**design/flow/design.v**
```verilog
module APB_BDMAC(input wire clk,rst_n,
             input wire PWRITE,PSEL,
             input wire Bref,Sref,
             input wire PENABLE,
             input wire[31:0] PWRDATA,PADDR,
             output reg[31:0] PRDDATA,
             output reg[31:0] BRstAddr,SRstAddr,
             output reg[1:0] SPri,
             output reg isCyl,BisPlaying,Bstop,SisPlaying);
    reg[31:0] PADDR_Reg;
    reg WriteEnb;
    always @(posedge clk or negedge rst_n) begin
        if(!rst_n)begin
            PADDR_Reg  <= 32'b0;
            WriteEnb   <=     0;
            BRstAddr   <= 32'b0;
            SRstAddr   <= 32'b0;
            SPri       <=  2'b0;
            isCyl      <=     0;
            BisPlaying <=     0;
            Bstop      <=     0;
            SisPlaying <=     0;
        end
        else begin
            PADDR_Reg  <= PADDR;
            WriteEnb   <= PSEL&PWRITE;
            if(WriteEnb&PENABLE)begin
                case(PADDR_Reg[3:0])
                    4'h0:begin
                        BRstAddr <= PWRDATA;
                    end
                    4'h4:begin
                        {isCyl,BisPlaying,Bstop} <= PWRDATA[2:0];
                    end
                    4'h8:begin
                        SRstAddr <= PWRDATA;
                    end
                    4'hc:begin
                        {SPri,SisPlaying} <= PWRDATA[2:0];
                    end
                endcase
            end
            if(Bref)begin
                BisPlaying <= isCyl;
            end
            if(Sref)begin
                SisPlaying <= 1'b0;
            end
        end
    end
    always @(*) begin
        case(PADDR_Reg[3:0])
            4'h0:begin
                PRDDATA <= BRstAddr;
            end
            4'h4:begin
                PRDDATA <= {29'b0,isCyl,BisPlaying,Bstop};
            end
            4'h8:begin
                PRDDATA <= SRstAddr;
            end
            4'hc:begin
                PRDDATA <= {29'b0,SPri,SisPlaying};
            end
            default:begin
                PRDDATA <= 32'b0;
            end
        endcase
    end
endmodule
module BuzzerCtr(input wire clk,rst_n,
                 input wire isPlaying,BeatFinish,BReady,stop,
                 input wire[15:0] Buf,
                 output reg AddrCntRstn,AddrCntEn,
                 output reg BeatCntRstn,BeatCntEn,
                 output reg TunePWMRstn,
                 output wire TunePWMEn,
                 output reg BDMAstart,BDMARstn,BDMAAddrSel,fetch,
                 output reg refr);
    parameter S0       = 3'b000;
    parameter ReadNMov = 3'b001;
    parameter PLAY     = 3'b010;
    parameter STOP     = 3'b011;
    parameter STAY     = 3'b100;
    parameter MOVE     = 3'b101;
    reg[2:0] curr_state,next_state;
    always @(posedge clk or negedge rst_n) begin
        if(!rst_n)begin
            curr_state <= S0;
        end
        else begin
            curr_state <= next_state;
        end
    end
    always @(*) begin
        case(curr_state)
            S0:begin
                if(isPlaying)begin
                    next_state = ReadNMov;
                    AddrCntRstn = 0;
                    AddrCntEn   = 0;
                    BeatCntRstn = 0;
                    BeatCntEn   = 0;
                    TunePWMRstn = 0;
                    BDMAstart   = 1;
                    BDMARstn    = 1;
                    BDMAAddrSel = 0;
                    fetch       = 0;
                    refr         = 0;
                end
                else begin
                    next_state = S0;
                    AddrCntRstn = 0;
                    AddrCntEn   = 0;
                    BeatCntRstn = 0;
                    BeatCntEn   = 0;
                    TunePWMRstn = 0;
                    BDMAstart   = 0;
                    BDMARstn    = 0;
                    BDMAAddrSel = 0;
                    fetch       = 0;
                    refr         = 0;
                end
            end
            ReadNMov:begin
                if(isPlaying)begin
                    if(BReady)begin
                        next_state = PLAY;
                        AddrCntRstn = 1;
                        AddrCntEn   = 0;
                        BeatCntRstn = 0;
                        BeatCntEn   = 0;
                        TunePWMRstn = 0;
                        BDMAstart   = 0;
                        BDMARstn    = 1;
                        BDMAAddrSel = 1;
                        fetch       = 1;
                        refr         = 0;
                    end
                    else begin
                        next_state = ReadNMov;
                        AddrCntRstn = 1;
                        AddrCntEn   = 0;
                        BeatCntRstn = 0;
                        BeatCntEn   = 0;
                        TunePWMRstn = 0;
                        BDMAstart   = 0;
                        BDMARstn    = 1;
                        BDMAAddrSel = 0;
                        fetch       = 0;
                        refr         = 0;
                    end
                end
                else begin
                    next_state = S0;
                    AddrCntRstn = 0;
                    AddrCntEn   = 0;
                    BeatCntRstn = 0;
                    BeatCntEn   = 0;
                    TunePWMRstn = 0;
                    BDMAstart   = 0;
                    BDMARstn    = 0;
                    BDMAAddrSel = 0;
                    fetch       = 0;
                    refr         = 0;
                end
            end
            PLAY:begin
                if(isPlaying)begin
                    if(!stop)begin
                        if(BeatFinish)begin
                            next_state = STAY;
                            AddrCntRstn = 1;
                            AddrCntEn   = 0;
                            BeatCntRstn = 0;
                            BeatCntEn   = 0;
                            TunePWMRstn = 0;
                            BDMAstart   = 0;
                            BDMARstn    = 1;
                            BDMAAddrSel = 1;
                            fetch       = 0;
                            refr         = 0;
                        end
                        else begin
                            next_state = PLAY;
                            AddrCntRstn = 1;
                            AddrCntEn   = 0;
                            BeatCntRstn = 1;
                            BeatCntEn   = 1;
                            TunePWMRstn = 1;
                            BDMAstart   = 0;
                            BDMARstn    = 1;
                            BDMAAddrSel = 1;
                            fetch       = 0;
                            refr         = 0;
                        end
                    end
                    else begin
                        next_state = STOP;
                        AddrCntRstn = 1;
                        AddrCntEn   = 0;
                        BeatCntRstn = 1;
                        BeatCntEn   = 0;
                        TunePWMRstn = 1;
                        BDMAstart   = 0;
                        BDMARstn    = 1;
                        BDMAAddrSel = 1;
                        fetch       = 0;
                        refr         = 0;
                    end
                end
                else begin
                    next_state = S0;
                    AddrCntRstn = 0;
                    AddrCntEn   = 0;
                    BeatCntRstn = 0;
                    BeatCntEn   = 0;
                    TunePWMRstn = 0;
                    BDMAstart   = 0;
                    BDMARstn    = 0;
                    BDMAAddrSel = 0;
                    fetch       = 0;
                    refr         = 0;
                end
            end
            STOP:begin
                if(isPlaying)begin
                    if(stop)begin
                        next_state = STOP;
                        AddrCntRstn = 1;
                        AddrCntEn   = 0;
                        BeatCntRstn = 1;
                        BeatCntEn   = 0;
                        TunePWMRstn = 1;
                        BDMAstart   = 0;
                        BDMARstn    = 1;
                        BDMAAddrSel = 1;
                        fetch       = 0;
                        refr         = 0;
                    end
                    else begin
                        next_state = PLAY;
                        AddrCntRstn = 1;
                        AddrCntEn   = 0;
                        BeatCntRstn = 1;
                        BeatCntEn   = 0;
                        TunePWMRstn = 1;
                        BDMAstart   = 0;
                        BDMARstn    = 1;
                        BDMAAddrSel = 1;
                        fetch       = 0;
                        refr         = 0;
                    end
                end
                else begin
                    next_state = S0;
                    AddrCntRstn = 0;
                    AddrCntEn   = 0;
                    BeatCntRstn = 0;
                    BeatCntEn   = 0;
                    TunePWMRstn = 0;
                    BDMAstart   = 0;
                    BDMARstn    = 0;
                    BDMAAddrSel = 0;
                    fetch       = 0;
                    refr         = 0;
                end
            end
            STAY:begin
                if(isPlaying)begin
                    if(BReady)begin
                        if(|Buf)begin
                            next_state = MOVE;
                            AddrCntRstn = 1;
                            AddrCntEn   = 1;
                            BeatCntRstn = 0;
                            BeatCntEn   = 0;
                            TunePWMRstn = 0;
                            BDMAstart   = 0;
                            BDMARstn    = 1;
                            BDMAAddrSel = 1;
                            fetch       = 0;
                            refr         = 0;
                        end
                        else begin
                            next_state = S0;
                            AddrCntRstn = 0;
                            AddrCntEn   = 0;
                            BeatCntRstn = 0;
                            BeatCntEn   = 0;
                            TunePWMRstn = 0;
                            BDMAstart   = 0;
                            BDMARstn    = 0;
                            BDMAAddrSel = 1;
                            fetch       = 0;
                            refr         = 1;
                        end
                    end
                    else begin
                        next_state = STAY;
                        AddrCntRstn = 1;
                        AddrCntEn   = 0;
                        BeatCntRstn = 0;
                        BeatCntEn   = 0;
                        TunePWMRstn = 0;
                        BDMAstart   = 0;
                        BDMARstn    = 1;
                        BDMAAddrSel = 1;
                        fetch       = 0;
                        refr         = 0;
                    end
                end
                else begin
                    next_state = S0;
                    AddrCntRstn = 0;
                    AddrCntEn   = 0;
                    BeatCntRstn = 0;
                    BeatCntEn   = 0;
                    TunePWMRstn = 0;
                    BDMAstart   = 0;
                    BDMARstn    = 0;
                    BDMAAddrSel = 0;
                    fetch       = 0;
                    refr         = 0;
                end
            end
            MOVE:begin
                if(isPlaying)begin
                    next_state = PLAY;
                    AddrCntRstn = 1;
                    AddrCntEn   = 0;
                    BeatCntRstn = 0;
                    BeatCntEn   = 0;
                    TunePWMRstn = 0;
                    BDMAstart   = 0;
                    BDMARstn    = 1;
                    BDMAAddrSel = 1;
                    fetch       = 1;
                    refr         = 0;
                end
                else begin
                    next_state = S0;
                    AddrCntRstn = 0;
                    AddrCntEn   = 0;
                    BeatCntRstn = 0;
                    BeatCntEn   = 0;
                    TunePWMRstn = 0;
                    BDMAstart   = 0;
                    BDMARstn    = 1;
                    BDMAAddrSel = 0;
                    fetch       = 0;
                    refr         = 0;
                end
            end
            default:begin
                next_state = S0;
                AddrCntRstn = 0;
                AddrCntEn   = 0;
                BeatCntRstn = 0;
                BeatCntEn   = 0;
                TunePWMRstn = 0;
                BDMAstart   = 0;
                BDMARstn    = 0;
                BDMAAddrSel = 0;
                fetch       = 0;
                refr         = 0;
            end
        endcase
    end
    assign TunePWMEn = BeatCntEn;
endmodule
module BDMA(input wire clk,rst_n,start,fetch,
            input wire[31:0] Addr,
            input wire HREADY,
            input wire[31:0] HRDATA,
            output wire BReady,
            output reg[1:0] HTRANS,
            output reg[15:0] Buf,
            output reg[31:0] HADDR);
    parameter S0        = 2'b00;
    parameter AddrPhase = 2'b01;
    parameter DataPhase = 2'b10;
    parameter ready     = 2'b11;
    reg[1:0] curr_state,next_state;
    always @(posedge clk) begin
        if(!rst_n)begin
            curr_state <= S0;
            Buf <= 16'b0;
            HADDR <= 32'b0;
        end
        else begin
            curr_state <= next_state;
            HADDR <= Addr;
            if((next_state == ready)&(curr_state == DataPhase))begin
                case(HADDR[1])
                    1'b0: Buf <= HRDATA[15:0];
                    1'b1: Buf <= HRDATA[31:16];
                    default: Buf <= HRDATA[15:0];
                endcase
            end
        end
    end
    always @(*) begin
        case(curr_state)
            S0:begin
                if(start)begin
                    next_state = AddrPhase;
                    HTRANS = 2'b00;
                end
                else begin
                    next_state = S0;
                    HTRANS = 2'b00;
                end
            end
            AddrPhase:begin
                if(HREADY)begin
                    next_state = DataPhase;
                    HTRANS = 2'b10;
                end
                else begin
                    next_state = AddrPhase;
                    HTRANS = 2'b10;
                end
            end
            DataPhase:begin
                if(HREADY)begin
                    next_state = ready;
                    HTRANS = 2'b00;
                end
                else begin
                    next_state = DataPhase;
                    HTRANS = 2'b00;
                end
            end
            ready:begin
                if(fetch)begin
                    next_state = AddrPhase;
                    HTRANS = 2'b00;
                end
                else begin
                    next_state = ready;
                    HTRANS = 2'b00;
                end
            end
            default:begin
                next_state = S0;
                HTRANS = 2'b00;
            end
        endcase
    end
    assign BReady = (curr_state == ready);
endmodule
module AddrCnt(input wire clk,rst_n,en,
               input wire[31:0] rstAddr,
               output reg[31:0] Addr,
               output wire[31:0] NextAddr);
    always @(posedge clk) begin
        if(!rst_n)begin
            Addr <= rstAddr;
        end
        else if(en)begin
            Addr <= NextAddr;
        end
    end
    assign NextAddr = Addr+2'b10;
endmodule
module BeatCnt(input wire clk,rst_n,en,
               input wire[27:0] BeatCntParameter,
               output wire BeatFinish);
    reg[27:0] cnt;
    always @(posedge clk) begin
        if(!rst_n)begin
            cnt <= 28'b0;
        end
        else if(en)begin
            cnt <= cnt+1'b1;
        end
    end
    assign BeatFinish = (cnt == BeatCntParameter);
endmodule
module BeatDecoder #(parameter isSim = 0) (input wire[3:0] beat,
                   input wire bpm,
                   output reg[27:0] BeatCntParameter);
    localparam BeatCntParameter_00 = isSim? 28'd100_000_0 : 28'd100_000_000;  
    localparam BeatCntParameter_02 = isSim?  28'd50_000_0 :  28'd50_000_000;  
    localparam BeatCntParameter_04 = isSim?  28'd25_000_0 :  28'd25_000_000;  
    localparam BeatCntParameter_08 = isSim?  28'd12_500_0 :  28'd12_500_000;  
    localparam BeatCntParameter_16 = isSim?   28'd6_250_0 :   28'd6_250_000;  
    localparam BeatCntParameter_32 = isSim?   28'd3_125_0 :   28'd3_125_000;  
    localparam BeatCntParameter_64 = isSim?   28'd1_562_5 :   28'd1_562_500;  
    always @(beat,bpm) begin
        case(beat)
            4'h0: BeatCntParameter = bpm? BeatCntParameter_00*2 : BeatCntParameter_00;
            4'h1: BeatCntParameter = bpm? BeatCntParameter_02*2 : BeatCntParameter_02;
            4'h2: BeatCntParameter = bpm? BeatCntParameter_04*2 : BeatCntParameter_04;
            4'h3: BeatCntParameter = bpm? BeatCntParameter_08*2 : BeatCntParameter_08;
            4'h4: BeatCntParameter = bpm? BeatCntParameter_16*2 : BeatCntParameter_16;
            4'h5: BeatCntParameter = bpm? BeatCntParameter_32*2 : BeatCntParameter_32;
            4'h6: BeatCntParameter = bpm? BeatCntParameter_64*2 : BeatCntParameter_64;
            default: BeatCntParameter = 28'b0;
        endcase
    end
endmodule
module TuneDecoder(input wire[7:0] tune,
                   output reg[19:0] TunePWMParameter);
    localparam TunePWMParameter_do = 20'h2EA9B; 
    localparam TunePWMParameter_ri = 20'h29902; 
    localparam TunePWMParameter_mi = 20'h25093; 
    localparam TunePWMParameter_fa = 20'h22F50; 
    localparam TunePWMParameter_so = 20'h1F23F; 
    localparam TunePWMParameter_la = 20'h1BBE4; 
    localparam TunePWMParameter_xi = 20'h18B73; 
    localparam TunePWMParameter_Do = 20'h1753B; 
    localparam TunePWMParameter_Ri = 20'h14C8F; 
    localparam TunePWMParameter_Mi = 20'h1283E; 
    localparam TunePWMParameter_Fa = 20'h11B44; 
    localparam TunePWMParameter_So = 20'hF920;  
    localparam TunePWMParameter_La = 20'hDDF2;  
    localparam TunePWMParameter_Xi = 20'hC5BA;  
    localparam TunePWMParameter_DO = 20'hBAA2;  
    localparam TunePWMParameter_RI = 20'hA644;  
    localparam TunePWMParameter_MI = 20'h9422;  
    localparam TunePWMParameter_FA = 20'h8BD2;  
    localparam TunePWMParameter_SO = 20'h7C90;  
    localparam TunePWMParameter_LA = 20'h6EF9;  
    localparam TunePWMParameter_XI = 20'h62DE;  
    localparam TunePWMParameter_ST = 20'h0;  
    always @(tune) begin
        case (tune)
            8'h11: TunePWMParameter = TunePWMParameter_do;
            8'h12: TunePWMParameter = TunePWMParameter_ri;
            8'h13: TunePWMParameter = TunePWMParameter_mi;
            8'h14: TunePWMParameter = TunePWMParameter_fa;
            8'h15: TunePWMParameter = TunePWMParameter_so;
            8'h16: TunePWMParameter = TunePWMParameter_la;
            8'h17: TunePWMParameter = TunePWMParameter_xi;
            8'h21: TunePWMParameter = TunePWMParameter_Do;
            8'h22: TunePWMParameter = TunePWMParameter_Ri;
            8'h23: TunePWMParameter = TunePWMParameter_Mi;
            8'h24: TunePWMParameter = TunePWMParameter_Fa;
            8'h25: TunePWMParameter = TunePWMParameter_So;
            8'h26: TunePWMParameter = TunePWMParameter_La;
            8'h27: TunePWMParameter = TunePWMParameter_Xi;       
            8'h31: TunePWMParameter = TunePWMParameter_DO;
            8'h32: TunePWMParameter = TunePWMParameter_RI;
            8'h33: TunePWMParameter = TunePWMParameter_MI;
            8'h34: TunePWMParameter = TunePWMParameter_FA;
            8'h35: TunePWMParameter = TunePWMParameter_SO;
            8'h36: TunePWMParameter = TunePWMParameter_LA;
            8'h37: TunePWMParameter = TunePWMParameter_XI;
            8'h40: TunePWMParameter = TunePWMParameter_ST;
            default:TunePWMParameter = 20'd0; 
        endcase 
    end
endmodule
module TunePWM(input wire clk,rst_n,en,
               input wire[19:0] PWMParameter,
               input wire[1:0] loudness,
               output reg PWM);
    reg[19:0] cnt,PWMDuty;
    always @(posedge clk or negedge rst_n) begin
        if(!rst_n)begin
            cnt <= 20'd0;
            PWM <= 1'b1;
        end
        else begin
            if (en) begin
                if (cnt == PWMParameter) begin
                    cnt <= 20'd0;
                    PWM <= 1'b1;
                end else begin
                    if (cnt == PWMDuty) begin
                        PWM <= ~PWM;
                    end else begin
                        PWM <= PWM;
                    end
                    cnt <= cnt + 1'b1;
                end           
            end else begin
                cnt <= cnt;
                PWM <= PWM;
            end
        end
    end
    always @(loudness,PWMParameter) begin
        case(loudness)
            2'b00: PWMDuty = PWMParameter >> 3;
            2'b01: PWMDuty = PWMParameter >> 2;
            2'b10: PWMDuty = PWMParameter >> 2 + PWMParameter >> 3;
            2'b11: PWMDuty = PWMParameter >> 1;
            default: PWMDuty = PWMParameter >> 1;
        endcase
    end
endmodule
module Buzzer #(parameter isSim = 1,parameter isAHB = 0) (input wire clk,rst_n,
              output wire[31:0] BDMAC_RDATA,
              output wire       BDMAC_READYOUT,
              output wire[1:0]  BDMAC_RESP,
              input wire        BDMAC_SEL,
			  input wire        BDMAC_READY,
              input wire[31:0]  BDMAC_ADDR,
              input wire[1:0]   BDMAC_TRANS,
              input wire        BDMAC_WRITE,
              input wire[31:0]  BDMAC_WDATA,
              output wire[31:0] SBDMA_HADDR,
              output wire[1:0]  SBDMA_HTRANS,
              output wire       SBDMA_HWRITE,
              input wire[31:0]  SBDMA_HRDATA,
              input wire        SBDMA_HREADY,
              output wire[31:0] BBDMA_HADDR,
              output wire[1:0]  BBDMA_HTRANS,
              output wire       BBDMA_HWRITE,
              input wire[31:0]  BBDMA_HRDATA,
              input wire        BBDMA_HREADY,
              output wire PWM);
	wire[31:0] BRstAddr,SRstAddr;
	wire[1:0] SPri;
	wire isCyl,BisPlaying,Bstop,SisPlaying;
	wire ref_BGM,ref_Sound;
	APB_BDMAC APB_BDMAC(
		.clk              (clk),
		.rst_n            (rst_n),
		.PWRITE           (BDMAC_WRITE),
		.PSEL             (BDMAC_SEL),
		.Bref             (ref_BGM),
		.Sref             (ref_Sound),
		.PENABLE          (BDMAC_TRANS[0]),
		.PWRDATA          (BDMAC_WDATA),
		.PADDR            (BDMAC_ADDR),
		.PRDDATA          (BDMAC_RDATA),
		.BRstAddr         (BRstAddr),
		.SRstAddr         (SRstAddr),
		.SPri             (SPri),
		.isCyl            (isCyl),
		.BisPlaying       (BisPlaying),
		.Bstop            (Bstop),
		.SisPlaying       (SisPlaying)
	);
	assign BDMAC_READYOUT = 1'b1;
	assign BDMAC_RESP     = 2'b00;
	assign SBDMA_HWRITE   = 1'b0;
	assign BBDMA_HWRITE   = 1'b0;
	wire BeatFinish_BGM,BReady_BGM;
	wire AddrCntRstn_BGM,AddrCntEn_BGM;
	wire BeatCntRstn_BGM,BeatCntEn_BGM;
	wire TunePWMRstn_BGM,TunePWMEn_BGM;
	wire BDMAstart_BGM,BDMARstn_BGM,BDMAAddrSel_BGM,fetch_BGM;
	wire PWM_BGM;
	wire[15:0] Buf_BGM;
	wire[31:0] BDMAAddr_BGM,Addr_BGM,NextAddr_BGM;
	wire[27:0] BeatCntParameter_BGM;
	wire[19:0] TunePWMParameter_BGM;
	reg[15:0] SoundReg_BGM;
    BuzzerCtr BuzzerCtr_BGM(
		.clk              (clk),
		.rst_n            (rst_n),
		.isPlaying        (BisPlaying),
		.BeatFinish       (BeatFinish_BGM),
		.BReady           (BReady_BGM),
		.stop             (Bstop),
		.Buf              (Buf_BGM),
		.AddrCntRstn      (AddrCntRstn_BGM),
		.AddrCntEn        (AddrCntEn_BGM),
		.BeatCntRstn      (BeatCntRstn_BGM),
		.BeatCntEn        (BeatCntEn_BGM),
		.TunePWMRstn      (TunePWMRstn_BGM),
		.TunePWMEn        (TunePWMEn_BGM),
		.BDMAstart        (BDMAstart_BGM),
		.BDMARstn         (BDMARstn_BGM),
		.BDMAAddrSel      (BDMAAddrSel_BGM),
		.fetch            (fetch_BGM),
		.refr             (ref_BGM)
    );
    BDMA BDMA_BGM(
		.clk              (clk),
		.rst_n            (BDMARstn_BGM&rst_n),
		.start            (BDMAstart_BGM),
		.fetch            (fetch_BGM),
		.Addr             (BDMAAddr_BGM),
		.HREADY           (BBDMA_HREADY),
		.HRDATA           (BBDMA_HRDATA),
		.BReady           (BReady_BGM),
		.HTRANS           (BBDMA_HTRANS),
		.Buf              (Buf_BGM),
		.HADDR            (BBDMA_HADDR)
    );
    AddrCnt AddrCnt_BGM(
		.clk              (clk),
		.rst_n            (AddrCntRstn_BGM&rst_n),
		.en               (AddrCntEn_BGM),
		.rstAddr          (BRstAddr),
		.Addr             (Addr_BGM),
		.NextAddr         (NextAddr_BGM)
    );
    BeatCnt BeatCnt_BGM(
		.clk              (clk),
		.rst_n            (BeatCntRstn_BGM&rst_n),
		.en               (BeatCntEn_BGM),
		.BeatCntParameter (BeatCntParameter_BGM),
		.BeatFinish       (BeatFinish_BGM)
    );
    BeatDecoder #(isSim) BeatDecoder_BGM(
		.beat             (SoundReg_BGM[11:8]),
		.bpm              (1'b1),
		.BeatCntParameter (BeatCntParameter_BGM)
    );
    TuneDecoder TuneDecoder_BGM(
		.tune             (SoundReg_BGM[7:0]),
		.TunePWMParameter (TunePWMParameter_BGM)
    );
    TunePWM TunePWM_BGM(
        .clk              (clk),
		.rst_n            (TunePWMRstn_BGM&rst_n),
		.en               (TunePWMEn_BGM),
		.PWMParameter     (TunePWMParameter_BGM),
		.loudness         (2'b11),
		.PWM              (PWM_BGM)
    );
	always @(posedge clk or negedge rst_n)begin
		if(!rst_n)begin
			SoundReg_BGM <= 16'b0;
		end
		else if(fetch_BGM)begin
			SoundReg_BGM <= Buf_BGM;
		end
	end
	assign BDMAAddr_BGM = BDMAAddrSel_BGM?NextAddr_BGM:Addr_BGM;
	wire BeatFinish_Sound,BReady_Sound;
	wire AddrCntRstn_Sound,AddrCntEn_Sound;
	wire BeatCntRstn_Sound,BeatCntEn_Sound;
	wire TunePWMRstn_Sound,TunePWMEn_Sound;
	wire BDMAstart_Sound,BDMARstn_Sound,BDMAAddrSel_Sound,fetch_Sound;
	wire PWM_Sound;
	wire[15:0] Buf_Sound;
	wire[31:0] BDMAAddr_Sound,Addr_Sound,NextAddr_Sound;
	wire[27:0] BeatCntParameter_Sound;
	wire[19:0] TunePWMParameter_Sound;
	reg[15:0] SoundReg_Sound;
    BuzzerCtr BuzzerCtr_Sound(
		.clk              (clk),
		.rst_n            (rst_n),
		.isPlaying        (SisPlaying),
		.BeatFinish       (BeatFinish_Sound),
		.BReady           (BReady_Sound),
		.stop             (1'b0),
		.Buf              (Buf_Sound),
		.AddrCntRstn      (AddrCntRstn_Sound),
		.AddrCntEn        (AddrCntEn_Sound),
		.BeatCntRstn      (BeatCntRstn_Sound),
		.BeatCntEn        (BeatCntEn_Sound),
		.TunePWMRstn      (TunePWMRstn_Sound),
		.TunePWMEn        (TunePWMEn_Sound),
		.BDMAstart        (BDMAstart_Sound),
		.BDMARstn         (BDMARstn_Sound),
		.BDMAAddrSel      (BDMAAddrSel_Sound),
		.fetch            (fetch_Sound),
		.refr             (ref_Sound)
    );
    BDMA BDMA_Sound(
		.clk              (clk),
		.rst_n            (BDMARstn_Sound&rst_n),
		.start            (BDMAstart_Sound),
		.fetch            (fetch_Sound),
		.Addr             (BDMAAddr_Sound),
		.HREADY           (SBDMA_HREADY),
		.HRDATA           (SBDMA_HRDATA),
		.BReady           (BReady_Sound),
		.HTRANS           (SBDMA_HTRANS),
		.Buf              (Buf_Sound),
		.HADDR            (SBDMA_HADDR)
    );
    AddrCnt AddrCnt_Sound(
		.clk              (clk),
		.rst_n            (AddrCntRstn_Sound&rst_n),
		.en               (AddrCntEn_Sound),
		.rstAddr          (SRstAddr),
		.Addr             (Addr_Sound),
		.NextAddr         (NextAddr_Sound)
    );
    BeatCnt BeatCnt_Sound(
		.clk              (clk),
		.rst_n            (BeatCntRstn_Sound&rst_n),
		.en               (BeatCntEn_Sound),
		.BeatCntParameter (BeatCntParameter_Sound),
		.BeatFinish       (BeatFinish_Sound)
    );
    BeatDecoder #(isSim) BeatDecoder_Sound(
		.beat             (SoundReg_Sound[11:8]),
		.bpm              (1'b0),
		.BeatCntParameter (BeatCntParameter_Sound)
    );
    TuneDecoder TuneDecoder_Sound(
		.tune             (SoundReg_Sound[7:0]),
		.TunePWMParameter (TunePWMParameter_Sound)
    );
    TunePWM TunePWM_Sound(
        .clk              (clk),
		.rst_n            (TunePWMRstn_Sound&rst_n),
		.en               (TunePWMEn_Sound),
		.PWMParameter     (TunePWMParameter_Sound),
		.loudness         (2'b11),
		.PWM              (PWM_Sound)
    );
	always @(posedge clk or negedge rst_n)begin
		if(!rst_n)begin
			SoundReg_Sound <= 16'b0;
		end
		else if(fetch_Sound)begin
			SoundReg_Sound <= Buf_Sound;
		end
	end
	assign BDMAAddr_Sound = BDMAAddrSel_Sound?NextAddr_Sound:Addr_Sound;
	assign PWM = SisPlaying?PWM_Sound:PWM_BGM;
endmodule
```
**design/flow/run.sh**
```bash
#!/bin/bash
# the make line also repeats each setting of config.mk as NAME=value (left out here)
make -C /OpenROAD-flow-scripts/flow DESIGN_CONFIG=/design/flow/config.mk WORK_HOME=/design/flow/orfs CLKGATE_MAP_FILE= finish
```
**design/flow/config.mk**
```make
export PLATFORM = sky130hd
export DESIGN_NAME = Buzzer
export DESIGN_NICKNAME = Buzzer
export VERILOG_FILES = /design/flow/design.v
export SDC_FILE = /design/flow/constraint.sdc
export NUM_CORES = 4
export LEC_CHECK = 0
export CAP_MARGIN = 20
export CORE_MARGIN = 2
export CORE_UTILIZATION = 66
export HOLD_SLACK_MARGIN = -0.09
export SLEW_MARGIN = 20
```
**design/flow/constraint.sdc**
```tcl
create_clock -name core_clock -period 2.77 [get_ports {clk}]
set_input_delay 0.5540 -clock core_clock [delete_from_list [all_inputs] [get_ports {clk}]]
set_output_delay 0.5540 -clock core_clock [all_outputs]
set_load 0.01 [all_outputs]
```
==> run_results.csv, run 1 <==
group,metric,value,unit
outcome,run_status,"did not finish",
outcome,outcome.stop_stage,"5_1_grt",
outcome,toolErrorMsg,"[ERROR GRT-0232] Routing congestion too high. Check the congestion heatmap in the GUI.",
cts,tritoncts.num_buffers,39,
synth,post_synth_and_or_nand_nor_area_fraction,22.0,%
placed_design,hpwlAfterDp,47900,um
synth,synth.mux.area_fraction,7.49,%
synth,synth-xor-area-share,10.2,%
synth,netlist-cell-type-count,92,
floorplan,fp.dieH,183,um
cts,cts.root.buffer_cell,"sky130_fd_sc_hd__clkbuf_16",
synth,yosys_register_bits,376,
floorplan,row_count,65,
synth,primary_flip_flop_cell_chosen_by_synthesis_mapping,"sky130_fd_sc_hd__dfxtp_1",
synth,synth_adder_area_share,0.355,%
cts,clock_tree.htree_level_count,2,
synth,synth-edff-count,64,
synth,synth.avg_cell_area,9.15,um^2
synth,synthTopCellsByCount,"sky130_fd_sc_hd__nor2_1, sky130_fd_sc_hd__nand2_1, sky130_fd_sc_hd__dfxtp_1, sky130_fd_sc_hd__dfrtp_1, sky130_fd_sc_hd__xor2_1",
synth,yosysTopAreaCell,"sky130_fd_sc_hd__dfrtp_1",
cts,hold_buffers,0,
global_route,grt_remaining_overflow,30,
floorplan,fp_util,66.9,%
floorplan,die_w,183,um
cts,cts_max_path_buffers,3,
synth,postSynth.asyncResetShare,40.4,%
cts,clock-sinks,376,
synth,netlist.area_leader.share,17.5,%
synth,ys_seq_share,42.3,%
placed_design,gp_congestion,0.918,
synth,synthesis.area,0.0211,mm^2
global_route,gr-usage-all-layers,82.4,%
placed_design,io_buffers,205,
floorplan,pin_count,243,
synth,post_synth_ao_oa_area_fraction,13.6,%
synth,biggest_area_contributors_in_the_synthesized_netlist,"sky130_fd_sc_hd__dfrtp_1, sky130_fd_sc_hd__dfxtp_1, sky130_fd_sc_hd__edfxtp_1",
placed_design,dpl-instance-area,0.0253,mm^2
synth,post-synth-top-count-cell,"sky130_fd_sc_hd__nor2_1",
floorplan,design.die.area,0.0335,mm^2
floorplan,design.core.area,0.0316,mm^2
synth,synthCells,2308,
synth,yosys_cells,2308,
synth,synth-warning-count,9,
synth,yosys-stat-area,0.0211,mm^2
synth,synthTopLogicFamily,"simple AND/OR/NAND/NOR gates",
[metal layers]
layer / overflow / GRT usage, %
met1: 0 / 81.1
met2: 8 / 94.1
met3: 2 / 73.8
met4: 19 / 81.4
met5: 1 / 51.4
[per-stage QoR]
| step | std cells | TNS, ps | utilization, % | worst slack, ps | total power (W) |
|---|---|---|---|---|---|
| floorplan | 2313 | -2490 | - | -190 | 0.00754 |
| global placement | 3000 | -7750 | 80.2 | -280 | 0.00826 |
| detailed placement | 3000 | -12200 | 80.2 | -354 | 0.00844 |
| CTS | 3108 | -7700 | 86.5 | -274 | 0.0140 |
[what timing repair did]
item,4_1_cts
setup endpoints to repair,184
buffers inserted,33
pin swaps,44
resized,157
gates cloned,4
==> run 2, diff against run 1 <==
Settings changed: ABC_AREA set to 1, CELL_PAD_IN_SITES_GLOBAL_PLACEMENT set to 0, CORE_MARGIN 2 to 6, CORE_UTILIZATION 66 to 65, CTS_CLUSTER_DIAMETER set to 349, CTS_CLUSTER_SIZE set to 44, GPL_TIMING_DRIVEN set to 1, HOLD_SLACK_MARGIN -0.09 to 0.05, MAX_ROUTING_LAYER set to met4, SETUP_SLACK_MARGIN set to -0.08, SLEW_MARGIN 20 to 30.
Clock period 2.77 ns to 1.33 ns, I/O delays scaled along.
==> run 2 against run 1 <==
Compared with the run above: the run fails in 4_1_cts; die area increased by 12%; synthesized cell count up 32%; synthesized area up 1.1%.
==> run_results.csv, run 2 <==
group,metric,value,unit
placed_design,gp_congestion,1.08,
synth,netlist-cell-type-count,56,
synth,synthesis.area,0.0214,mm^2
outcome,toolErrorMsg,"[ERROR DPL-0038] Utilization greater than 100%, impossible to legalize",
synth,synthCells,3050,
synth,netlist.area_leader.share,17.3,%
synth,synth.avg_cell_area,7.00,um^2
synth,synth-edff-count,64,
floorplan,die_w,193,um
synth,yosysTopAreaCell,"sky130_fd_sc_hd__dfrtp_1",
synth,post_synth_ao_oa_area_fraction,11.4,%
placed_design,dpl-instance-area,0.0295,mm^2
synth,yosys_register_bits,376,
outcome,run_status,"did not finish",
synth,primary_flip_flop_cell_chosen_by_synthesis_mapping,"sky130_fd_sc_hd__dfxtp_1",
synth,synthTopCellsByCount,"sky130_fd_sc_hd__nand2_1, sky130_fd_sc_hd__inv_1, sky130_fd_sc_hd__nor2_1, sky130_fd_sc_hd__o21ai_0, sky130_fd_sc_hd__nand3_1",
synth,synth.mux.area_fraction,0.0469,%
synth,post-synth-top-count-cell,"sky130_fd_sc_hd__nand2_1",
synth,ys_seq_share,41.8,%
synth,postSynth.asyncResetShare,40.4,%
floorplan,design.core.area,0.0320,mm^2
floorplan,pin_count,243,
synth,synthTopLogicFamily,"simple AND/OR/NAND/NOR gates",
synth,yosys-stat-area,0.0214,mm^2
floorplan,row_count,65,
synth,synth-xor-area-share,6.07,%
placed_design,dp_worst_setup_slack,-1380,ps
synth,biggest_area_contributors_in_the_synthesized_netlist,"sky130_fd_sc_hd__dfrtp_1, sky130_fd_sc_hd__nand2_1, sky130_fd_sc_hd__dfxtp_1",
placed_design,io_buffers,205,
floorplan,fp.dieH,193,um
synth,synth_adder_area_share,0.351,%
outcome,outcome.stop_stage,"4_1_cts",
placed_design,numPlacedInstances,4224,
floorplan,design.die.area,0.0374,mm^2
synth,post_synth_and_or_nand_nor_area_fraction,31.2,%
synth,yosys_cells,3050,
synth,synth-warning-count,9,
floorplan,fp_util,66.8,%
placed_design,hpwlAfterDp,66400,um
-- run 2: per-stage QoR --
stage | hold WS, ps | utilization, %
after floorplan | -29.6 | -
after global placement | 395 | 92.4
after detailed placement | 409 | 92.4
==> run 3, diff against run 2 <==
Settings changed: ABC_AREA 1 to not set, CELL_PAD_IN_SITES_GLOBAL_PLACEMENT 0 to not set, CORE_MARGIN 6 to 2, CORE_UTILIZATION 65 to 66, CTS_CLUSTER_DIAMETER 349 to not set, CTS_CLUSTER_SIZE 44 to 68, GPL_TIMING_DRIVEN 1 to not set, HOLD_SLACK_MARGIN 0.05 to -0.09, MAX_ROUTING_LAYER met4 to not set, SETUP_SLACK_MARGIN -0.08 to not set, SLEW_MARGIN 30 to 40.
Clock period 1.33 ns to 2.81 ns, I/O delays scaled along.
==> run 3 against run 2 <==
Compared with the run above: the flow stops in 5_1_grt; synthesized cell count is 24% lower; synthesized area is 1.1% lower; die area is 10% lower.
==> run_results.csv, run 3 <==
group,metric,value,unit
synth,synth-warning-count,9,
synth,yosys-stat-area,0.0211,mm^2
synth,synth.mux.area_fraction,7.49,%
synth,synthesis.area,0.0211,mm^2
floorplan,row_count,65,
synth,yosysTopAreaCell,"sky130_fd_sc_hd__dfrtp_1",
outcome,run_status,"did not finish",
synth,netlist.area_leader.share,17.5,%
placed_design,gp_congestion,0.971,
synth,biggest_area_contributors_in_the_synthesized_netlist,"sky130_fd_sc_hd__dfrtp_1, sky130_fd_sc_hd__dfxtp_1, sky130_fd_sc_hd__edfxtp_1",
synth,synthCells,2308,
cts,tritoncts.num_buffers,39,
outcome,outcome.stop_stage,"5_1_grt",
synth,netlist-cell-type-count,92,
synth,synth-xor-area-share,10.2,%
synth,synth_adder_area_share,0.355,%
synth,synth.avg_cell_area,9.15,um^2
floorplan,fp.dieH,183,um
cts,clock-sinks,376,
cts,clock_tree.htree_level_count,2,
synth,post-synth-top-count-cell,"sky130_fd_sc_hd__nor2_1",
synth,synthTopCellsByCount,"sky130_fd_sc_hd__nor2_1, sky130_fd_sc_hd__nand2_1, sky130_fd_sc_hd__dfxtp_1, sky130_fd_sc_hd__dfrtp_1, sky130_fd_sc_hd__xor2_1",
synth,synth-edff-count,64,
placed_design,numPlacedInstances,3002,
placed_design,hpwlAfterDp,45400,um
synth,yosys_register_bits,376,
floorplan,pin_count,243,
synth,ys_seq_share,42.3,%
floorplan,die_w,183,um
synth,post_synth_ao_oa_area_fraction,13.6,%
synth,yosys_cells,2308,
cts,cts.root.buffer_cell,"sky130_fd_sc_hd__clkbuf_16",
synth,postSynth.asyncResetShare,40.4,%
floorplan,design.die.area,0.0335,mm^2
floorplan,design.core.area,0.0316,mm^2
synth,primary_flip_flop_cell_chosen_by_synthesis_mapping,"sky130_fd_sc_hd__dfxtp_1",
synth,synthTopLogicFamily,"simple AND/OR/NAND/NOR gates",
synth,post_synth_and_or_nand_nor_area_fraction,22.0,%
placed_design,io_buffers,205,
cts,cts_max_path_buffers,3,
floorplan,fp_util,66.9,%
==> run 3: per-stage QoR <==
stage,setup WS [ps],utilization (%),total power [W],cell area (um^2)
CTS,-249,86.1,0.0140,27200
detailed placement,-397,80.2,0.00829,25300
global placement,-294,80.2,0.00816,25300
floorplan,-150,-,0.00743,21300
==> run 3: what timing repair did <==
item | 4_1_cts
hold buffers | 1
gates resized | 122
endpoints found under the hold margin | 10
buffers inserted | 27
gates cloned | 3
endpoints found under the setup margin | 130
pin swaps | 41
==> run 4, diff against run 3 <==
Settings changed: CORE_UTILIZATION 66 to 67, CTS_CLUSTER_SIZE 68 to not set, HOLD_SLACK_MARGIN -0.09 to not set, PLACE_DENSITY set to 0.43, SLEW_MARGIN 40 to 20.
Clock period 2.81 ns to 5.73 ns, I/O delays scaled along.
==> run 4 against run 3 <==
Compared with the run above: the run now finishes clean; die area decreased by 1.5%; synthesized cell count did not move; synthesized area unchanged.
==> run_results.csv, run 4 <==
group,metric,value,unit
worst_hold_path,hold_path_depth,2,
critical_path,reg2reg_from,"SoundReg_Sound[5]$_DFFE_PN0P_",
pwr,power.static_leakage,9.33,nW
placed_design,dp_worst_setup_slack,1540,ps
floorplan,fp_util,67.5,%
pwr,finalPower,0.00669,W
pwr,clock_power,0.00270,W
critical_path,endpoint,"TunePWM_Sound.cnt[8]$_DFFE_PN0P_",
cts,clock-sinks,376,
synth,synth-xor-area-share,10.2,%
cts,post_cts.resized_instances,0,
floorplan,pin_count,243,
cts,number_of_setup_buffers_added_after_cts,0,
synth,synthCells,2308,
synth,yosys-stat-area,0.0211,mm^2
floorplan,die_w,182,um
detailed_routing,via_per_inst,6.37,
timing,timing.slew.headroom,27.1,%
pwr,switchingPower,0.00175,W
pwr,power.switching_fraction,26.2,%
synth,postSynth.asyncResetShare,40.4,%
critical_path,startpoint_type,"flip-flop",
global_route,grt_first_pass_wirelength,92000,um
cts,hold_buffers,0,
synth,synth_adder_area_share,0.355,%
cts,clock_tree.htree_level_count,2,
critical_path,cp_slowest_cell,"sky130_fd_sc_hd__dfrtp_1",
timing,max_freq,232,MHz
critical_path,r2r.worst_path.cells,9,
cts,tritoncts_clock_tree,"yes",
cts,clk_pin_slew_worst_paths,60,ps
synth,synth.avg_cell_area,9.15,um^2
timing,finalHoldViolCount,0,
worst_hold_path,hold_end,"TunePWM_Sound.PWM$_DFFE_PN1P_",
worst_hold_path,hold_path_startpoint,"TunePWM_Sound.PWM$_DFFE_PN1P_",
detailed_routing,drt-pass1-iter-count,5,
timing,finalHoldWorstSlack,484,ps
timing,rsz0062_at_grt,"false",
synth,ys_seq_share,42.3,%
pwr,cell_pwr_density,272,mW/mm^2
timing,finalClockSkew,28.0,ps
detailed_routing,initialDrtViolationCount,1432,
final_layout,area_delta_synth_final,16.6,%
critical_path,worst-r2r-setup-slack,1420,ps
pwr,seq_power_share,48.7,%
worst_hold_path,holdCritPathClass,"flip-flop to flip-flop",
final_layout,final_design_area_no_fill,0.0246,mm^2
final_layout,fill_cells,2035,
synth,post-synth-top-count-cell,"sky130_fd_sc_hd__nor2_1",
detailed_routing,aggregate_routed_wire_length,57900,um
detailed_routing,post_drt_wl_per_cell,20.3,um
synth,synth.mux.area_fraction,7.49,%
critical_path,critical-path-max-stage-delay,930,ps
synth,primary_flip_flop_cell_chosen_by_synthesis_mapping,"sky130_fd_sc_hd__dfxtp_1",
critical_path,worstSetupPathDepth,9,
floorplan,design.core.area,0.0313,mm^2
global_route,grt_pass1_vias,17600,
synth,netlist.area_leader.share,17.5,%
timing,final_critical_path_setup_slack,1420,ps
placed_design,io_buffers,205,
global_route,grt_antenna_before_repair,4,
outcome,run_status,"timing/DRC/antenna clean",
flow_run,stage_log_warnings,58,
critical_path,worst_setup_path_end_kind,"flip-flop",
critical_path,category_of_the_critical_setup_timing_path,"flip-flop to flip-flop",
timing,timing.final.setup_violations,0,
cts,clock.latency.late_pin,560,ps
synth,synthTopLogicFamily,"simple AND/OR/NAND/NOR gates",
global_route,grt_remaining_overflow,0,
pwr,pwr-share-clk,40.3,%
floorplan,design.die.area,0.0330,mm^2
critical_path,path_cells,"nor4b_1 -> a21bo_2 -> a21oi_1 -> xor2_1 -> a2111oi_0 -> nand4_1 -> nor4_4 -> and2_1 -> nor2_1",
floorplan,row_count,65,
synth,synthesis.area,0.0211,mm^2
synth,post_synth_and_or_nand_nor_area_fraction,22.0,%
critical_path,critical_path.reg2reg.endpoint,"TunePWM_Sound.cnt[8]$_DFFE_PN0P_",
flow_run,drv_cap,0,
detailed_routing,drt_drc_violations_left,0,
synth,yosysTopAreaCell,"sky130_fd_sc_hd__dfrtp_1",
pwr,combPwrFrac,11.0,%
pwr,cell_internal_pwr,0.00494,W
synth,synth-warning-count,9,
timing,min_period_over_period,75.2,%
detailed_routing,detail-route-antenna-nets,0,
cts,tritoncts.num_buffers,40,
timing,final.setup.tns,0,ps
floorplan,fp.dieH,182,um
cts,cts_max_path_buffers,3,
timing,worst-slew-pin-transition,1080,ps
global_route,gr-usage-all-layers,34.4,%
critical_path,crit_family,"simple AND/OR/NAND/NOR gates",
critical_path,first_element_of_the_critical_path,"SoundReg_Sound[5]$_DFFE_PN0P_",
critical_path,path_buffers,0,
critical_path,critPathMaxFanout,32,
synth,synth-edff-count,64,
pwr,pwr.group.combinational,0.000738,W
pwr,power_top_consumer,"sequential cells",
detailed_routing,num_vias,18200,
global_route,grt_max_degree,76,
final_layout,layout.nets,2558,
placed_design,hpwlAfterDp,38800,um
synth,post_synth_ao_oa_area_fraction,13.6,%
critical_path,critical_path_required,6130,ps
synth,yosys_cells,2308,
cts,cts.root.buffer_cell,"sky130_fd_sc_hd__clkbuf_16",
synth,synthTopCellsByCount,"sky130_fd_sc_hd__nor2_1, sky130_fd_sc_hd__nand2_1, sky130_fd_sc_hd__dfxtp_1, sky130_fd_sc_hd__dfrtp_1, sky130_fd_sc_hd__xor2_1",
synth,yosys_register_bits,376,
synth,netlist-cell-type-count,92,
pwr,power.ir.vdd_worst,0.000245,V
timing,final_period_minus_worst_setup_slack,4310,ps
timing,max_transition_viols_final,0,
synth,biggest_area_contributors_in_the_synthesized_netlist,"sky130_fd_sc_hd__dfrtp_1, sky130_fd_sc_hd__dfxtp_1, sky130_fd_sc_hd__edfxtp_1",
placed_design,gp_congestion,0.923,
pwr,sequentialPower,0.00326,W
critical_path,cp_data_arrival_time,4710,ps
placed_design,dpl-instance-area,0.0232,mm^2
-- run 4: layout make-up --
class                      count  area, um^2  area share (%)
antenna                        4        10.0          0.0407
clock buffer                  65        1280            5.19
clock inverter                 9         110           0.447
timing repair buffer         229        2230            9.07
sequential                   376        8930            36.3
tap                          402         503            2.04
multi-input combinational   1732       11400            46.4
inverter                      36         135           0.549
-- run 4: stage by stage --
step	utilization, %	cells
2_1_floorplan	-	2313
3_3_place_gp	74.1	2775
3_5_place_dp	74.1	2775
4_1_cts	78.6	2849
5_1_grt	78.6	2851
6_report	78.6	2853
-- run 4: metal layers --
metal  global-route usage (%)  up-vias  wire length (um)
met1                     42.8     8759             22800
met3                     5.66      198              3880
met2                     59.0      747             28500
met4                     15.6        4              2750
li1                         -     8455                 -
met5                        0        -                25
==> run 5, diff against run 4 <==
Settings changed: ABC_AREA set to 1, CELL_PAD_IN_SITES_GLOBAL_PLACEMENT set to 0, CORE_MARGIN 2 to 6, CORE_UTILIZATION 67 to 62, GPL_TIMING_DRIVEN set to 1, HOLD_SLACK_MARGIN set to 0.05, MAX_ROUTING_LAYER set to met4, PLACE_DENSITY 0.43 to not set, PLACE_DENSITY_LB_ADDON set to 0.06, SLEW_MARGIN 20 to 15.
Clock period 5.73 ns to 3.46 ns, I/O delays scaled along.
==> run 5 against run 4 <==
Compared with the run above: hold slack worse by 420 ps; setup slack worse by 1400 ps; clock power up 73%; first-iteration DRC count up 56%; final area up 2.7%; critical path depth down 1; largest power group unchanged; non-clock buffer count up 12; sequential share of layout area down 0.95 points; global-route usage down 1.2 points; largest cell class unchanged; total power up 59%; cell count up 31%; critical path type is now flip-flop to primary output.
==> run_results.csv, run 5 <==
group,metric,value,unit
synth,yosys-stat-area,0.0214,mm^2
critical_path,worstSetupPathDepth,8,
timing,worst-slew-pin-transition,950,ps
detailed_routing,drt_drc_violations_left,0,
timing,min_period_over_period,98.7,%
pwr,power_top_consumer,"sequential cells",
synth,primary_flip_flop_cell_chosen_by_synthesis_mapping,"sky130_fd_sc_hd__dfxtp_1",
cts,tritoncts_clock_tree,"yes",
critical_path,endpoint,"BDMAC_RDATA[9]",
timing,finalClockSkew,22.0,ps
synth,synth_adder_area_share,0.351,%
worst_hold_path,holdCritPathClass,"primary input to async pin",
synth,synth.mux.area_fraction,0.0469,%
detailed_routing,drt-pass1-iter-count,6,
timing,rsz0062_at_grt,"false",
timing,timing.slew.headroom,36.5,%
timing,max_transition_viols_final,0,
pwr,power.ir.vdd_worst,0.000550,V
synth,post-synth-top-count-cell,"sky130_fd_sc_hd__nand2_1",
critical_path,critical_path_required,2770,ps
flow_run,stage_log_warnings,56,
pwr,power.static_leakage,11.3,nW
global_route,gr-usage-all-layers,33.2,%
critical_path,cp_slowest_cell,"sky130_fd_sc_hd__clkdlybuf4s50_1",
synth,synth-warning-count,9,
placed_design,gp_congestion,0.967,
global_route,grt_max_degree,65,
critical_path,first_element_of_the_critical_path,"APB_BDMAC.PADDR_Reg[1]$_DFF_PN0_",
synth,netlist-cell-type-count,56,
synth,synth-edff-count,64,
pwr,seq_power_share,47.4,%
floorplan,fp_util,63.4,%
critical_path,path_buffers,5,
final_layout,final_design_area_no_fill,0.0253,mm^2
flow_run,drv_cap,0,
synth,synthTopLogicFamily,"simple AND/OR/NAND/NOR gates",
synth,synth.avg_cell_area,7.00,um^2
synth,ys_seq_share,41.8,%
cts,clock-sinks,376,
pwr,pwr-share-clk,43.7,%
detailed_routing,aggregate_routed_wire_length,64800,um
synth,yosys_cells,3050,
critical_path,crit_family,"buffers and inverters",
synth,synthesis.area,0.0214,mm^2
critical_path,critical_path.reg2reg.endpoint,"BDMA_Sound.HADDR[18]$_SDFF_PP0_",
pwr,power.switching_fraction,25.3,%
cts,cts_max_path_buffers,3,
placed_design,hpwlAfterDp,47700,um
cts,clk_pin_slew_worst_paths,60,ps
critical_path,startpoint_type,"flip-flop",
critical_path,critPathMaxFanout,30,
detailed_routing,num_vias,21300,
synth,postSynth.asyncResetShare,40.4,%
placed_design,dp_worst_setup_slack,409,ps
critical_path,path_cells,"nor2_1 -> inv_1 -> nor3_2 -> buf_4 -> inv_1 -> buf_4 -> o21ai_0 -> clkdlybuf4s50_1",
timing,final.setup.tns,0,ps
floorplan,row_count,67,
critical_path,worst_setup_path_end_kind,"primary output",
final_layout,area_delta_synth_final,18.4,%
global_route,grt_antenna_before_repair,2,
floorplan,design.die.area,0.0390,mm^2
global_route,grt_first_pass_wirelength,104000,um
critical_path,cp_data_arrival_time,2720,ps
outcome,run_status,"timing/DRC/antenna clean",
timing,final_critical_path_setup_slack,44.5,ps
cts,cts.root.buffer_cell,"sky130_fd_sc_hd__clkbuf_16",
synth,yosys_register_bits,376,
pwr,combPwrFrac,8.9,%
cts,tritoncts.num_buffers,41,
critical_path,worst-r2r-setup-slack,500,ps
pwr,finalPower,0.0107,W
critical_path,critical-path-max-stage-delay,620,ps
synth,synth-xor-area-share,6.07,%
synth,synthTopCellsByCount,"sky130_fd_sc_hd__nand2_1, sky130_fd_sc_hd__inv_1, sky130_fd_sc_hd__nor2_1, sky130_fd_sc_hd__o21ai_0, sky130_fd_sc_hd__nand3_1",
synth,post_synth_and_or_nand_nor_area_fraction,31.2,%
global_route,grt_remaining_overflow,0,
floorplan,die_w,198,um
pwr,cell_pwr_density,422,mW/mm^2
pwr,sequentialPower,0.00506,W
synth,synthCells,3050,
synth,netlist.area_leader.share,17.3,%
critical_path,r2r.worst_path.cells,10,
floorplan,design.core.area,0.0337,mm^2
cts,clock_tree.htree_level_count,2,
synth,yosysTopAreaCell,"sky130_fd_sc_hd__dfrtp_1",
final_layout,finalCoreUtilization,75.0,%
synth,post_synth_ao_oa_area_fraction,11.4,%
global_route,grt_pass1_vias,20600,
timing,timing.final.setup_violations,0,
pwr,clock_power,0.00466,W
detailed_routing,detail-route-antenna-nets,0,
critical_path,category_of_the_critical_setup_timing_path,"flip-flop to primary output",
detailed_routing,via_per_inst,5.72,
detailed_routing,initialDrtViolationCount,2234,
timing,final_period_minus_worst_setup_slack,3420,ps
floorplan,fp.dieH,198,um
final_layout,layout.nets,3385,
cts,clock.latency.late_pin,560,ps
pwr,switchingPower,0.00270,W
placed_design,io_buffers,205,
critical_path,reg2reg_from,"APB_BDMAC.SisPlaying$_DFFE_PN0P_",
placed_design,dpl-instance-area,0.0238,mm^2
pwr,pwr.group.combinational,0.000949,W
timing,finalHoldViolCount,0,
synth,biggest_area_contributors_in_the_synthesized_netlist,"sky130_fd_sc_hd__dfrtp_1, sky130_fd_sc_hd__nand2_1, sky130_fd_sc_hd__dfxtp_1",
timing,max_freq,293,MHz
detailed_routing,post_drt_wl_per_cell,17.4,um
floorplan,pin_count,243,
pwr,cell_internal_pwr,0.00797,W
## run 5: area by class of cell
type / instances / area (um^2)
tap: 448 / 561
multi-input combinational: 2189 / 10500
fill: 2553 / 8420
antenna: 2 / 5.00
timing repair buffer: 241 / 2330
sequential: 376 / 8930
clock inverter: 15 / 250
inverter: 393 / 1480
clock buffer: 61 / 1180
## run 5: stage by stage
stage | hold slack, ps | instances
2_1_floorplan | 396 | 3055
3_3_place_gp | 449 | 3647
3_5_place_dp | 454 | 3647
4_1_cts | 56.7 | 3723
5_1_grt | 73.6 | 3725
6_report | 61.5 | 3725
## run 5: timing repair
action	4_1_cts	5_1_grt
endpoints found under the setup margin	1	9
hold buffers	0	0
gates cloned	0	0
resized	1	5
buffers inserted	0	0
## run 5: layer usage
metal  share of wire, %  routed length [um]  global-route usage [%]  vias up
met5                  0                   0                       -        -
met3                8.2                5290                    5.18      195
met1                 40               25700                    41.3     9907
met4                3.9                2550                    11.7        0
li1                   -                   -                       -    10200
met2                 48               31300                    55.3     1059
==> run 6, diff against run 5 <==
Settings changed: ABC_AREA 1 to not set, CELL_PAD_IN_SITES_GLOBAL_PLACEMENT 0 to not set, CORE_MARGIN 6 to 2, CORE_UTILIZATION 62 to 66, CTS_CLUSTER_DIAMETER set to 52, GPL_TIMING_DRIVEN 1 to not set, HOLD_SLACK_MARGIN 0.05 to not set, MAX_ROUTING_LAYER met4 to not set, PLACE_DENSITY_LB_ADDON 0.06 to not set, SETUP_SLACK_MARGIN set to 1.25, SLEW_MARGIN 15 to 20.
Clock period 3.46 ns to 9.72 ns, I/O delays scaled along.
==> run 6 against run 5 <==
Compared with the run above: non-clock buffer count shrank 15; critical path type unchanged; clock power shrank 64%; clock skew grew 17 ps.
==> run_results.csv, run 6 <==
group,metric,value,unit
floorplan,design.die.area,0.0335,mm^2
detailed_routing,num_vias,18100,
detailed_routing,drt_drc_violations_left,0,
synth,synthCells,2308,
pwr,clock_power,0.00168,W
critical_path,critical_path.reg2reg.endpoint,"TunePWM_Sound.cnt[10]$_DFFE_PN0P_",
worst_hold_path,hold_path_startpoint,"BDMA_BGM.curr_state[0]$_DFF_P_",
critical_path,cp_slowest_cell,"sky130_fd_sc_hd__clkdlybuf4s50_1",
outcome,run_status,"timing/DRC/antenna clean",
timing,finalClockSkew,39.3,ps
worst_hold_path,hold_path_depth,1,
cts,hold_buffers,0,
critical_path,worst-r2r-setup-slack,5270,ps
pwr,pwr.group.combinational,0.000428,W
critical_path,startpoint_type,"flip-flop",
cts,clock_tree.htree_level_count,2,
timing,rsz0062_at_grt,"false",
detailed_routing,post_drt_wl_per_cell,20.1,um
synth,postSynth.asyncResetShare,40.4,%
global_route,gr-usage-all-layers,33.5,%
synth,yosysTopAreaCell,"sky130_fd_sc_hd__dfrtp_1",
synth,ys_seq_share,42.3,%
synth,primary_flip_flop_cell_chosen_by_synthesis_mapping,"sky130_fd_sc_hd__dfxtp_1",
global_route,grt_first_pass_wirelength,91200,um
worst_hold_path,hold_end,"BDMA_BGM.curr_state[0]$_DFF_P_",
pwr,power.static_leakage,9.37,nW
critical_path,first_element_of_the_critical_path,"APB_BDMAC.PADDR_Reg[1]$_DFF_PN0_",
cts,tritoncts.num_buffers,42,
synth,post_synth_ao_oa_area_fraction,13.6,%
timing,max_transition_viols_final,0,
cts,post_cts.resized_instances,0,
synth,post_synth_and_or_nand_nor_area_fraction,22.0,%
timing,final_period_minus_worst_setup_slack,5080,ps
pwr,power.switching_fraction,26.2,%
critical_path,category_of_the_critical_setup_timing_path,"flip-flop to primary output",
critical_path,worstSetupPathDepth,5,
placed_design,hpwlAfterDp,38500,um
cts,number_of_setup_buffers_added_after_cts,0,
cts,clk_pin_slew_worst_paths,60,ps
detailed_routing,detail-route-antenna-nets,0,
critical_path,reg2reg_from,"SoundReg_Sound[5]$_DFFE_PN0P_",
synth,synth.mux.area_fraction,7.49,%
global_route,grt_antenna_before_repair,4,
cts,tritoncts_clock_tree,"yes",
cts,cts.root.buffer_cell,"sky130_fd_sc_hd__clkbuf_16",
synth,synth-xor-area-share,10.2,%
final_layout,finalCoreUtilization,78.3,%
pwr,combPwrFrac,10.6,%
placed_design,dpl-instance-area,0.0232,mm^2
critical_path,cp_data_arrival_time,3140,ps
detailed_routing,drt-pass1-iter-count,6,
floorplan,pin_count,243,
synth,yosys_register_bits,376,
synth,synthesis.area,0.0211,mm^2
synth,netlist.area_leader.share,17.5,%
timing,final.setup.tns,0,ps
timing,timing.final.setup_violations,0,
synth,netlist-cell-type-count,92,
pwr,power.ir.vdd_worst,0.000172,V
pwr,cell_pwr_density,163,mW/mm^2
timing,timing.slew.headroom,32.7,%
synth,synthTopLogicFamily,"simple AND/OR/NAND/NOR gates",
synth,yosys-stat-area,0.0211,mm^2
worst_hold_path,holdCritPathClass,"flip-flop to flip-flop",
critical_path,critical_path_required,7780,ps
pwr,power_top_consumer,"sequential cells",
timing,worst-slew-pin-transition,1010,ps
synth,post-synth-top-count-cell,"sky130_fd_sc_hd__nor2_1",
synth,synthTopCellsByCount,"sky130_fd_sc_hd__nor2_1, sky130_fd_sc_hd__nand2_1, sky130_fd_sc_hd__dfxtp_1, sky130_fd_sc_hd__dfrtp_1, sky130_fd_sc_hd__xor2_1",
critical_path,crit_family,"simple AND/OR/NAND/NOR gates",
floorplan,design.core.area,0.0316,mm^2
global_route,grt_max_degree,70,
pwr,finalPower,0.00402,W
critical_path,worst_setup_path_end_kind,"primary output",
critical_path,r2r.worst_path.cells,9,
placed_design,gp_congestion,0.933,
detailed_routing,initialDrtViolationCount,1555,
critical_path,path_buffers,2,
final_layout,final_design_area_no_fill,0.0247,mm^2
cts,cts_max_path_buffers,3,
final_layout,area_delta_synth_final,17.0,%
cts,clock.latency.late_pin,570,ps
pwr,switchingPower,0.00105,W
synth,synth-edff-count,64,
critical_path,critical-path-max-stage-delay,620,ps
critical_path,path_cells,"or2_2 -> nor3b_2 -> buf_4 -> a22o_1 -> clkdlybuf4s50_1",
synth,synth.avg_cell_area,9.15,um^2
timing,finalHoldWorstSlack,483,ps
cts,clock-sinks,376,
synth,synth-warning-count,9,
pwr,pwr-share-clk,41.7,%
critical_path,endpoint,"BDMAC_RDATA[23]",
floorplan,fp.dieH,183,um
pwr,seq_power_share,47.6,%
flow_run,drv_cap,0,
synth,synth_adder_area_share,0.355,%
synth,yosys_cells,2308,
floorplan,fp_util,66.9,%
pwr,sequentialPower,0.00192,W
synth,biggest_area_contributors_in_the_synthesized_netlist,"sky130_fd_sc_hd__dfrtp_1, sky130_fd_sc_hd__dfxtp_1, sky130_fd_sc_hd__edfxtp_1",
placed_design,io_buffers,205,
timing,min_period_over_period,52.3,%
global_route,grt_pass1_vias,17700,
flow_run,stage_log_warnings,58,
detailed_routing,via_per_inst,6.33,
critical_path,critPathMaxFanout,22,
timing,finalHoldViolCount,0,
timing,max_freq,197,MHz
global_route,grt_remaining_overflow,0,
final_layout,layout.nets,2557,
detailed_routing,aggregate_routed_wire_length,57200,um
floorplan,row_count,65,
pwr,cell_internal_pwr,0.00297,W
floorplan,die_w,183,um
[run 6: cell type report]
type                            instances  area (um^2)
Clock buffer                           53         1200
Fill cell                            2046         6840
Tap cell                              402          503
Inverter                               36          135
Antenna cell                            3         7.51
Sequential cell                       376         8930
Clock inverter                         25          297
Multi-Input combinational cell       1732        11400
Timing Repair Buffer                  226         2210
[run 6: through the flow]
step	setup slack, ps	cells
after floorplan	5940	2313
after detailed placement	4790	2771
after CTS	4680	2849
after global placement	4840	2771
after global routing	4510	2851
final	4640	2853
[run 6: layer usage]
metal | vias to the layer above | GRT usage, % | share of wire (%)
met1 | 8796 | 42.0 | 40
met3 | 155 | 6.79 | 6.7
met4 | 0 | 13.5 | 4.0
li1 | 8451 | - | -
met5 | - | 0 | 0
met2 | 665 | 57.1 | 49
==> run 7, diff against run 6 <==
Settings changed: ABC_AREA set to 1, CELL_PAD_IN_SITES_GLOBAL_PLACEMENT set to 0, CORE_MARGIN 2 to 6, CORE_UTILIZATION 66 to 65, CTS_CLUSTER_DIAMETER 52 to not set, CTS_CLUSTER_SIZE set to 44, GPL_TIMING_DRIVEN set to 1, HOLD_SLACK_MARGIN set to 0.05, MAX_ROUTING_LAYER set to met4, SETUP_SLACK_MARGIN 1.25 to not set, SLEW_MARGIN 20 to 15.
Clock period 9.72 ns to 2.21 ns, I/O delays scaled along.
==> run 7 against run 6 <==
Compared with the run above: the run now fails in 5_1_grt; die area is 12% higher; synthesized area is 1.1% higher; synthesized cell count is 32% higher.
==> run_results.csv, run 7 <==
group,metric,value,unit
outcome,run_status,"did not finish",
outcome,outcome.stop_stage,"5_1_grt",
outcome,toolErrorMsg,"[ERROR GRT-0116] Global routing finished with congestion. Check the congestion regions in the DRC Viewer.",
cts,cts.root.buffer_cell,"sky130_fd_sc_hd__clkbuf_16",
synth,netlist.area_leader.share,17.3,%
synth,post_synth_and_or_nand_nor_area_fraction,31.2,%
synth,synth.mux.area_fraction,0.0469,%
synth,yosys-stat-area,0.0214,mm^2
placed_design,dpl-instance-area,0.0253,mm^2
placed_design,gp_congestion,1.01,
synth,primary_flip_flop_cell_chosen_by_synthesis_mapping,"sky130_fd_sc_hd__dfxtp_1",
synth,post_synth_ao_oa_area_fraction,11.4,%
synth,synth-edff-count,64,
synth,netlist-cell-type-count,56,
synth,synthTopCellsByCount,"sky130_fd_sc_hd__nand2_1, sky130_fd_sc_hd__inv_1, sky130_fd_sc_hd__nor2_1, sky130_fd_sc_hd__o21ai_0, sky130_fd_sc_hd__nand3_1",
floorplan,fp_util,66.8,%
floorplan,pin_count,243,
cts,clock_tree.htree_level_count,2,
synth,synth.avg_cell_area,7.00,um^2
global_route,grt_remaining_overflow,18,
synth,synthTopLogicFamily,"simple AND/OR/NAND/NOR gates",
floorplan,die_w,193,um
synth,yosysTopAreaCell,"sky130_fd_sc_hd__dfrtp_1",
synth,yosys_cells,3050,
synth,synthCells,3050,
placed_design,dp_worst_setup_slack,-472,ps
placed_design,io_buffers,205,
floorplan,row_count,65,
placed_design,numPlacedInstances,3806,
synth,synth_adder_area_share,0.351,%
floorplan,fp.dieH,193,um
cts,cts_max_path_buffers,3,
synth,synth-warning-count,9,
synth,ys_seq_share,41.8,%
placed_design,hpwlAfterDp,51800,um
synth,yosys_register_bits,376,
cts,tritoncts.num_buffers,39,
cts,clock-sinks,376,
synth,synthesis.area,0.0214,mm^2
synth,biggest_area_contributors_in_the_synthesized_netlist,"sky130_fd_sc_hd__dfrtp_1, sky130_fd_sc_hd__nand2_1, sky130_fd_sc_hd__dfxtp_1",
synth,post-synth-top-count-cell,"sky130_fd_sc_hd__nand2_1",
synth,postSynth.asyncResetShare,40.4,%
floorplan,design.die.area,0.0374,mm^2
floorplan,design.core.area,0.0320,mm^2
global_route,gr-usage-all-layers,73.8,%
synth,synth-xor-area-share,6.07,%
-- run 7: through the flow --
step	TNS (ps)	utilization (%)	hold WS [ps]	total power, W
2_1_floorplan	0	-	146	0.00874
3_3_place_gp	-13340	79.3	299	0.00948
3_5_place_dp	-26590	79.3	302	0.00964
4_1_cts	-20490	92.7	289	0.0168
-- run 7: what timing repair did --
item	4_1_cts
pin swaps	146
gates resized	693
hold endpoints to repair	18
cloned	16
hold buffers	1
buffers inserted	94
setup endpoints to repair	238
-- run 7: metal layers --
| metal | overflow | GRT usage, % |
|---|---|---|
| met5 | - | - |
| met4 | 5 | 70.9 |
| met3 | 2 | 63.1 |
| met2 | 11 | 86.8 |
| met1 | 0 | 70.8 |
No activity file was given, so power comes from the tool's default toggle rates.
